==> job 9248: inputs <==
## AXIS_FIR_v1_0
module AXIS_FIR_v1_0 # 
    (
        parameter integer C_S_AXIS_TDATA_WIDTH	= 16,
        parameter integer C_M_AXIS_TDATA_WIDTH	= 32,
        parameter integer C_M_AXIS_START_COUNT	= 32
    )
    (
        input wire [3:0] s_axis_tkeep,
        output wire [3:0] m_axis_tkeep,
        input wire  s_axis_aclk,
        input wire  s_axis_aresetn,
        output wire  s_axis_tready,
        input wire [C_S_AXIS_TDATA_WIDTH-1 : 0] s_axis_tdata,
        input wire [(C_S_AXIS_TDATA_WIDTH/8)-1 : 0] s_axis_tstrb,
        input wire  s_axis_tlast,
        input wire  s_axis_tvalid,
        input wire  m_axis_aclk,
        input wire  m_axis_aresetn,
        output wire  m_axis_tvalid,
        output wire [C_M_AXIS_TDATA_WIDTH-1 : 0] m_axis_tdata,
        output wire [(C_M_AXIS_TDATA_WIDTH/8)-1 : 0] m_axis_tstrb,
        output wire  m_axis_tlast,
        input wire  m_axis_tready
    );
    wire [C_S_AXIS_TDATA_WIDTH-1 : 0] fir_data_in;
    wire [C_M_AXIS_TDATA_WIDTH-1 : 0] fir_data_out;
    wire enable_fir;
    AXIS_FIR_v1_0_S_AXIS # ( 
        .C_S_AXIS_TDATA_WIDTH(C_S_AXIS_TDATA_WIDTH)
    ) AXIS_FIR_v1_0_S_AXIS_inst (
        .s_axis_tkeep(s_axis_tkeep),
        .enable_fir(enable_fir),
        .fir_data_in(fir_data_in),
        .S_AXIS_ACLK(s_axis_aclk),
        .S_AXIS_ARESETN(s_axis_aresetn),
        .S_AXIS_TREADY(s_axis_tready),
        .S_AXIS_TDATA(s_axis_tdata),
  ...
Settings: LEC_CHECK=0, CAP_MARGIN=15, CORE_MARGIN=2, CORE_UTILIZATION=72, PLACE_DENSITY=0.64, SETUP_SLACK_MARGIN=-0.3, SLEW_MARGIN=20; clock period 5.35 ns.
run.sh (not shown) runs the stock make flow with config.mk's settings and CLKGATE_MAP_FILE=.
==> inputs of job 8740, as changes to job 9248 <==
ABC_AREA = 1   (was default)
CAP_MARGIN = 20   (was 15)
PLACE_DENSITY = default   (was 0.64)
PLACE_DENSITY_LB_ADDON = 0.02   (was default)
SETUP_SLACK_MARGIN = default   (was -0.3)
==> flow/constraint.sdc (replaced) <==
create_clock -name core_clock -period 5.49 [get_ports {s_axis_aclk}]
set_input_delay 1.0980 -clock core_clock [delete_from_list [all_inputs] [get_ports {s_axis_aclk}]]
set_output_delay 1.0980 -clock core_clock [all_outputs]
set_load 0.01 [all_outputs]
==> results <==
In job 8740 the clock skew is lower than in job 9248, by 2.7 ps.
Job 8740 completed and failed the layout checks on negative setup slack. Job 9248 finished but failed the layout checks on negative setup slack.
Between job 8740 and job 9248, the lower critical path depth is in job 8740 (gap 1).
Of job 8740 and job 9248, job 9248 has the higher core utilization (gap 4.3 points).
In job 8740 the synthesized cell count is larger than in job 9248, by about 30%.
==> figures <==
| item | job 9248 | job 8740 |
|---|---|---|
| Number of logged tool warnings | 124 | 126 |
| Worst hold path endpoint | LPF_FIR_inst.buff0[10]$_DFFE_PP_ | LPF_FIR_inst.buff0[15]$_DFFE_PP_ |
| Smallest hold slack | 435 ps | 436 ps |
| Fin Setup TNS | -23770 ps | -23.8 ps |
| Hold path start | AXIS_FIR_v1_0_S_AXIS_inst.fir_data_in[10]$_SDFFE_PN0P_ | AXIS_FIR_v1_0_S_AXIS_inst.fir_data_in[15]$_SDFFE_PN0P_ |
| Effective utilization at floorplan | 0.723 | 0.723 |
| Met3 routed wirelength | 14100 um | 22300 um |
| Critical path fanouts, max | 4 | 7 |
| Result of the run | finished with violations | finished with violations |
| Reasons for failing layout checks | negative setup slack | negative setup slack |
| Required time of the worst setup path | 5770 ps | 5880 ps |
| Number of buffers added for setup after CTS | 49 | 0 |
